==> flow/design.v (excerpt) <==
module conv_engine(
    input         clk,
    input         reset,
    input         en_ctrl,
    output [15:0] s_addr,
    output [15:0] w_addr,
    output [15:0] b_addr,
    input  [7:0]  signal,
    input  [7:0]  weight,
    input  [7:0]  bias,
    output [15:0] save_addr,
    output [7:0]  convout,
    output        en_write,
    output        finish
);
Size: roughly 200 flip-flops, ~100 I/O pins, ~18000 um^2 of cells after synthesis.
Settings: LEC_CHECK=0, CAP_MARGIN=20, CORE_MARGIN=2, CORE_UTILIZATION=58, CTS_CLUSTER_DIAMETER=356, CTS_CLUSTER_SIZE=97, PLACE_DENSITY=0.35, SETUP_SLACK_MARGIN=1.04, SLEW_MARGIN=20; clock period 4.51 ns.
run.sh (not shown) runs the stock make flow with config.mk's settings and CLKGATE_MAP_FILE=.
The first run reached the layout checks and failed them: setup timing.
Edit:
- CORE_UTILIZATION: 58 -> 66
- SETUP_SLACK_MARGIN: 1.04 -> default
- clock period: 4.51 -> 5.1 ns (I/O delays scaled with it)
Effect:
- The changed run produced a layout that fails on setup timing
- final cell count falls by about 5.5%
- first-iteration DRC count went up by about 80%
- setup slack is better by 0.50 ns
- worst hold slack barely changes
- die size falls by 12%
Edit:
- CORE_UTILIZATION: 66 -> 17
- CTS_CLUSTER_DIAMETER: 356 -> default
- CTS_CLUSTER_SIZE: 97 -> default
- PLACE_DENSITY: 0.35 -> default
- clock period: 5.1 -> 8.44 ns (I/O delays scaled with it)
This time the run went through all stages and came out clean.
Design area shrinks by 11%.
Worst hold slack barely changes.
Synthesized cell count stays the same.
Non-clock buffer count shrinks by 269.
Combinational power shrinks by 70%.
Edit:
- ABC_AREA: default -> 1
- CORE_UTILIZATION: 17 -> 63
- CTS_CLUSTER_SIZE: default -> 94
- PLACE_DENSITY: default -> 0.35
- clock period: 8.44 -> 4.69 ns (I/O delays scaled with it)
After rerunning: The new run completed and failed the layout checks on setup timing. Final area came out higher by about a fifth. Critical path depth rises by 6. Sequential cell count is unchanged. Power climbs to 3.1 times its value. Clock power goes up by well over a third. Wire length grows by well over a third.
Edit:
- CORE_UTILIZATION: 63 -> 72
- CTS_CLUSTER_DIAMETER: default -> 371
- clock period: 4.69 -> 6.31 ns (I/O delays scaled with it)
With this change the flow ran to the end with no violations; design area fell by 17%; combinational power went down by 50%; synthesized cell count stays the same; global-route usage came out lower by 0.21 points; via count went down by 12%; worst setup slack improved by 1.7 ns; wire length goes down by 24%.

* * *

run A:
Starting RTL as in the previous note.
clock: 2.05 ns
lec_check: 0
abc_area: 1
cap_margin: 20
core_margin: 2
core_utilization: 72
cts_cluster_diameter: 381
cts_cluster_size: 13
gpl_timing_driven: 1
place_density_lb_addon: 0.14
setup_slack_margin: 0.6
slew_margin: 40
tns_end_percent: 70
For run A, the flow was terminated by a tool error in clock tree synthesis (4_1_cts) and produced no final design.
Modified inputs, run B compared to run A
--- a/flow/config.mk
+++ b/flow/config.mk
@@ -10,8 +10,8 @@
 export CORE_MARGIN = 2
-export CORE_UTILIZATION = 72
-export CTS_CLUSTER_DIAMETER = 381
-export CTS_CLUSTER_SIZE = 13
+export CORE_UTILIZATION = 69
+export CTS_CLUSTER_SIZE = 34
 export GPL_TIMING_DRIVEN = 1
-export PLACE_DENSITY_LB_ADDON = 0.14
-export SETUP_SLACK_MARGIN = 0.6
+export HOLD_SLACK_MARGIN = -0.05
+export PLACE_DENSITY_LB_ADDON = 0.11
+export SETUP_SLACK_MARGIN = 1.36
 export SLEW_MARGIN = 40
==> flow/constraint.sdc <==
create_clock -name core_clock -period 5.33 [get_ports {clk}]
set_input_delay 1.0660 -clock core_clock [delete_from_list [all_inputs] [get_ports {clk}]]
set_output_delay 1.0660 -clock core_clock [all_outputs]
set_load 0.01 [all_outputs]
--- outcome ---
Run B finished all stages; layout check result: FAIL, due to negative setup slack.
Run B ended up with a higher worst setup slack after placement than run A did.
On initial core utilization, the lower figure sits with run B, not run A.
Looking at run B and run A, the synthesized cell count is a wash.
When the final numbers for run B and run A were put side by side, the die span in x turned out to be greater in run B.
When run B is set beside run A, its die size turns out to be 4.2% larger.
Number of core rows ends up lower on run A.
Floorplan core area, run B and run A, higher one = run B.
Total cell area at the placement stage: run B vs run A down 11%
Setup changes, run B to run C
--- a/flow/config.mk
+++ b/flow/config.mk
@@ -7,7 +7,8 @@
 export LEC_CHECK = 0
-export ABC_AREA = 1
+export ABC_AREA = 0
 export CAP_MARGIN = 20
 export CORE_MARGIN = 2
-export CORE_UTILIZATION = 69
-export CTS_CLUSTER_SIZE = 34
+export CORE_UTILIZATION = 59
+export CTS_CLUSTER_DIAMETER = 387
+export CTS_CLUSTER_SIZE = 99
 export GPL_TIMING_DRIVEN = 1
@@ -15,4 +16,3 @@
 export PLACE_DENSITY_LB_ADDON = 0.11
-export SETUP_SLACK_MARGIN = 1.36
-export SLEW_MARGIN = 40
+export SLEW_MARGIN = 10
 export TNS_END_PERCENT = 70
[summary]
- Run C: all stages done; final checks FAILED (negative setup slack).
- Of run B and run C, the run reporting the lower synthesized instance count was run C.
- Looking at cell-internal power across run B and run C, the one that comes out lower is run C.
- What run B reported for total met2 wirelength after detailed routing has to be multiplied by 0.69 to get the figure for run C.
- Comparing the two runs side by side, run C comes out ahead of run B on first-pass GRT wire length.
- Number of inserted filler cells in the final layout was higher in the run labelled run C.
- The area overhead of the layout relative to synthesis of run C falls short of that of run B by 6.1 points.

* * *

Starting RTL as in the previous note.
make LEC_CHECK=0 ABC_AREA=0 CAP_MARGIN=5 CELL_PAD_IN_SITES_GLOBAL_PLACEMENT=2 CORE_MARGIN=2 CORE_UTILIZATION=32 CTS_CLUSTER_DIAMETER=330 CTS_CLUSTER_SIZE=40 GPL_ROUTABILITY_DRIVEN=0 GPL_TIMING_DRIVEN=1 MIN_ROUTING_LAYER=met2 PLACE_DENSITY_LB_ADDON=0.11 SLEW_MARGIN=0 TNS_END_PERCENT=70 finish   # period 7.81 ns
Edit:
==> flow/config.mk (replaced) <==
export PLATFORM = sky130hd
export DESIGN_NAME = conv_engine
export DESIGN_NICKNAME = conv_engine
export VERILOG_FILES = /design/flow/design.v
export SDC_FILE = /design/flow/constraint.sdc
export NUM_CORES = 4
export LEC_CHECK = 0
export CAP_MARGIN = 20
export CORE_MARGIN = 2
export CORE_UTILIZATION = 40
export SLEW_MARGIN = 20
==> flow/constraint.sdc (replaced) <==
create_clock -name core_clock -period 10.0 [get_ports {clk}]
set_input_delay 2.0000 -clock core_clock [delete_from_list [all_inputs] [get_ports {clk}]]
set_output_delay 2.0000 -clock core_clock [all_outputs]
set_load 0.01 [all_outputs]
- via count goes down by 28%
- cell count goes down by 4.6%
- routed wire length goes down by 16%
- final area goes down by 1.3%
- worst setup slack gains 1200 ps
- hold slack gains 9.4 ps
- area after synthesis stays the same
Edit:
--- a/flow/config.mk
+++ b/flow/config.mk
@@ -8,3 +8,8 @@
-export CAP_MARGIN = 20
-export CORE_MARGIN = 2
-export CORE_UTILIZATION = 40
+export CAP_MARGIN = 0
+export CORE_ASPECT_RATIO = 0.5
+export CORE_MARGIN = 7
+export CORE_UTILIZATION = 56
+export CTS_CLUSTER_DIAMETER = 301
+export CTS_CLUSTER_SIZE = 49
+export PLACE_DENSITY = 0.35
+export SETUP_SLACK_MARGIN = 1.76
@@ -11,0 +17 @@
+export TNS_END_PERCENT = 20
Result: Area after synthesis is unchanged; final area goes down by 0.83%; wire length goes down by 2.7%; power goes up by 0.82%; die size goes down by 19%; critical path depth goes up by 1; final cell count goes down by 6.0%; worst setup slack gains 520 ps; hold slack barely changes; maximum frequency goes up by 6.8%.

* * *

== v25 ==
Starting RTL as in the previous note.
clock: 5.83 ns
lec_check: 0
cap_margin: 40
core_margin: 2
core_utilization: 72
cts_cluster_diameter: 102
cts_cluster_size: 15
place_density_lb_addon: 0.27
slew_margin: 20
v25: complete, dirty (negative setup slack)
Here is what was changed in the inputs of v56 compared with v25.
- a deleted PLACE_DENSITY_LB_ADDON that had been 0.27
- a change of CAP_MARGIN from 40 to 20
- a deleted CTS_CLUSTER_SIZE that had been 15
- a change of CTS_CLUSTER_DIAMETER from 102 to 273
- a change of the clock period (ns, I/O delays scaled along) from 5.83 to 6.1
### Flow results
First-pass GRT wire length in v56 vs v25: down about 4%
Going from v25 to v56, worst slack at placement climbed 230 ps; post-detailed-placement cell area has decreased.
No crash in v56: every stage finished, but the layout fails its final checks due to negative setup slack.
#### Input delta (v27 over v56)
- putting CTS_CLUSTER_SIZE at 37 where nothing was set
- swapping 273 for 359 in CTS_CLUSTER_DIAMETER
- swapping 72 for 68 in CORE_UTILIZATION
- swapping 6.1 for 6.05 in the clock period (ns, I/O delays scaled along)
Notes after the runs:
- Every stage of v27 finished as expected; the final checks, on the other hand, flagged negative setup slack, which means the layout fails.
- Re post-synthesis to final-layout area growth: v27 is 0.68 points up on v56.
- Looking at global-route wire length before repair, v27 sits about 4.3% below v56.
- The number of cell rows of v27 is higher than that of v56.
- v27 vs. v56: count of clock-buffer cells in the layout fell 1, sequential cell fraction of total power rose 1.4 points, routed length on met2 fell 5.9%, clock skew about even.
- v56 → v27: fraction of standard cell area in multi-input logic roughly the same; synthesized cell count held steady; switching component of the power dropped 7.4%.

* * *

P:
conv_engine again, from the RTL that the note above started with.
Design conv_engine, start of the top module:
module conv_engine(
    input         clk,
    input         reset,
    input         en_ctrl,
    output [15:0] s_addr,
    output [15:0] w_addr,
    output [15:0] b_addr,
    input  [7:0]  signal,
    input  [7:0]  weight,
    input  [7:0]  bias,
    output [15:0] save_addr,
    output [7:0]  convout,
    output        en_write,
    output        finish
);
==> flow/config.mk <==
export PLATFORM = sky130hd
export DESIGN_NAME = conv_engine
export DESIGN_NICKNAME = conv_engine
export VERILOG_FILES = /design/flow/design.v
export SDC_FILE = /design/flow/constraint.sdc
export NUM_CORES = 4
export LEC_CHECK = 0
export ABC_AREA = 1
export CAP_MARGIN = 15
export CELL_PAD_IN_SITES_DETAIL_PLACEMENT = 1
export CELL_PAD_IN_SITES_GLOBAL_PLACEMENT = 2
export CORE_ASPECT_RATIO = 1.27
export CORE_MARGIN = 6
export CORE_UTILIZATION = 33
export CTS_CLUSTER_SIZE = 69
export GPL_ROUTABILITY_DRIVEN = 1
export GPL_TIMING_DRIVEN = 0
export HOLD_SLACK_MARGIN = 0.21
export SETUP_SLACK_MARGIN = 1.59
export SLEW_MARGIN = 15
==> flow/constraint.sdc <==
create_clock -name core_clock -period 7.37 [get_ports {clk}]
set_input_delay 1.4740 -clock core_clock [delete_from_list [all_inputs] [get_ports {clk}]]
set_output_delay 1.4740 -clock core_clock [all_outputs]
set_load 0.01 [all_outputs]
P: all stages complete, timing, DRC and antenna checks passed
Modified inputs, Q compared to P
- a deleted HOLD_SLACK_MARGIN that had been 0.21
- a change of CAP_MARGIN from 15 to 20
- a deleted CTS_CLUSTER_SIZE that had been 69
- a deleted SETUP_SLACK_MARGIN that had been 1.59
- a change of CORE_MARGIN from 6 to 2
- a change of GPL_ROUTABILITY_DRIVEN from 1 to 0
- a change of CORE_UTILIZATION from 33 to 40
- a deleted CELL_PAD_IN_SITES_DETAIL_PLACEMENT that had been 1
- a change of the clock period (ns, I/O delays scaled along) from 7.37 to 10.0
==> results <==
- Q: no failed stages, no open violations at the end
- Required time of the critical path ended up 2.59 ns higher on Q than on P.
- Compared with P, worst-case reg-to-reg path depth in Q increased by a few percent.
- Measured against Q, the total power of P comes out at 1.8 times the reference value.
- Max met1 layer usage reported by global route across Q and P: Q
- P and Q ended up with roughly the same worst hold slack.
- Going from P to Q, share of power burned in registers picked up an extra 6.0 points; average cell area after synthesis neither gained nor lost much; clock network power share picked up an extra 3.5 points; per-cell routed wire length lost about 8%.
- Cell area | Q vs P | Q smaller
For R, these inputs were changed with respect to Q:
- SLEW_MARGIN changed from 15 to 20
- CELL_PAD_IN_SITES_GLOBAL_PLACEMENT removed (was 2)
- GPL_TIMING_DRIVEN removed (was 0)
- ABC_AREA removed (was 1)
- GPL_ROUTABILITY_DRIVEN removed (was 0)
- CORE_ASPECT_RATIO removed (was 1.27)
- the clock period (ns, I/O delays scaled along) changed from 10.0 to 5.1
## What came out
Count of clock-buffer cells in the layout came out lower on R than on Q.
R against Q: count of cell types in the netlist higher; sum of internal, switching and leakage power higher.
Wire length of the first global-routing pass, Q and R: lower on R
Setup WNS Q -> R: worse
Q reports its timing startpoint of the critical path as weight[7] while R reports weight[5].
From the logs: R reached the end of the flow and failed the layout checks with setup timing.
Post-synthesis cell area ended up 660 sq um lower on R than on Q.
--- input diff R..S ---
- a change of the clock period (ns, I/O delays scaled along) from 5.1 to 8.44
Results
- Every stage of the flow completed for S, and the final layout passed the timing, design-rule and antenna checks.
- Compared with R, in S fraction of standard cell area that is sequential saw an increase, power went down, combinational power moved down.
- Note that the maximum number of pins on one net before global-route repair recorded for R amounts to 1.17 times the value seen in S.
- S vs. R: routed wire length fell 11%; amount of wire on met2 after detailed routing fell about 15%; switching fraction of total power rose 0.63 points; worst hold slack fell 0.0056 ns; final cell count fell 306.
Input changes introduced in T (baseline for comparison: S):
- CTS_CLUSTER_DIAMETER newly set to 100
- PLACE_DENSITY_LB_ADDON newly set to 0.25
- CORE_UTILIZATION changed from 40 to 72
- SETUP_SLACK_MARGIN newly set to -0.36
- the clock period (ns, I/O delays scaled along) changed from 8.44 to 5.49
### Flow results
- The layout from T, despite a flow that completed every stage, fails the layout checks, with the failing checks listed as setup timing.
- Clock network fraction of total power for T: 8.2 points down relative to S
- T vs. S: final area shows an increase of 2300 sq um; and-or/or-and share of the synthesized area essentially unchanged; final antenna diode count increased by 2 relative to the old numbers.
- Iteration tally of the first detailed-router pass was lower in S than in T.
- Row routed metal-1 wirelength: T higher / S lower
- After detailed routing, S needs less wire than T.
- Compared with S, T instantiates a smaller number of cells.

* * *

conv_engine again, from the RTL that the note above started with.
Design conv_engine, start of the top module:
module conv_engine(
    input         clk,
    input         reset,
    input         en_ctrl,
    output [15:0] s_addr,
    output [15:0] w_addr,
    output [15:0] b_addr,
    input  [7:0]  signal,
    input  [7:0]  weight,
    input  [7:0]  bias,
    output [15:0] save_addr,
    output [7:0]  convout,
    output        en_write,
    output        finish
);
Settings: LEC_CHECK=0, CAP_MARGIN=30, CORE_ASPECT_RATIO=0.5, CORE_MARGIN=7, CORE_UTILIZATION=56, CTS_CLUSTER_DIAMETER=301, CTS_CLUSTER_SIZE=49, PLACE_DENSITY=0.39, SETUP_SLACK_MARGIN=-0.96, SLEW_MARGIN=20, TNS_END_PERCENT=20; clock period 10.0 ns.
Rerun with:
CORE_ASPECT_RATIO = 1.46   (was 0.5)
CORE_MARGIN = 10   (was 7)
HOLD_SLACK_MARGIN = -0.1   (was unset)
PLACE_DENSITY = 0.35   (was 0.39)
SETUP_SLACK_MARGIN = unset   (was -0.96)
SLEW_MARGIN = 0   (was 20)
Outcome: The changed run ran to the end with no violations. Total power came out higher by 2.2%. Routed wire length rose by 7.0%. First-iteration DRC count came out lower by 5.9%. Setup slack degrades by 0.025 ns.
Rerun with:
CAP_MARGIN = 20   (was 30)
CORE_ASPECT_RATIO = unset   (was 1.46)
CORE_MARGIN = 2   (was 10)
CORE_UTILIZATION = 40   (was 56)
CTS_CLUSTER_DIAMETER = 364   (was 301)
CTS_CLUSTER_SIZE = unset   (was 49)
GPL_ROUTABILITY_DRIVEN = 0   (was unset)
HOLD_SLACK_MARGIN = unset   (was -0.1)
PLACE_DENSITY = unset   (was 0.35)
SLEW_MARGIN = 5   (was 0)
TNS_END_PERCENT = unset   (was 20)
Effect: The changed run went through all stages and came out clean. Global-route usage decreases by 3.3 points. Combinational power decreases by a few percent. Core utilization decreases by 17 points. Clock skew increases by 0.0069 ns. Critical path depth stays the same. Cell area increases slightly.
Rerun with:
CAP_MARGIN = 30   (was 20)
CORE_ASPECT_RATIO = 1.46   (was unset)
CORE_MARGIN = 7   (was 2)
CORE_UTILIZATION = 56   (was 40)
CTS_CLUSTER_DIAMETER = 301   (was 364)
CTS_CLUSTER_SIZE = 49   (was unset)
GPL_ROUTABILITY_DRIVEN = unset   (was 0)
PLACE_DENSITY = 0.35   (was unset)
SLEW_MARGIN = 20   (was 5)
TNS_END_PERCENT = 20   (was unset)
Worst setup slack improves by 0.078 ns.
Non-clock buffer count increases by 4.
Final area decreases by 1.2%.
Synthesized cell count stays the same.
Maximum frequency increases by 0.95%.
Cell count decreases by 6.7%.
Wire length increases by 1.5%.
First-iteration DRC count decreases by 44%.
Clock power decreases by 6.6%.
Sequential share of layout area increases by 0.26 points.
Power figures rest on the tool's default switching activity, not on a simulated workload.
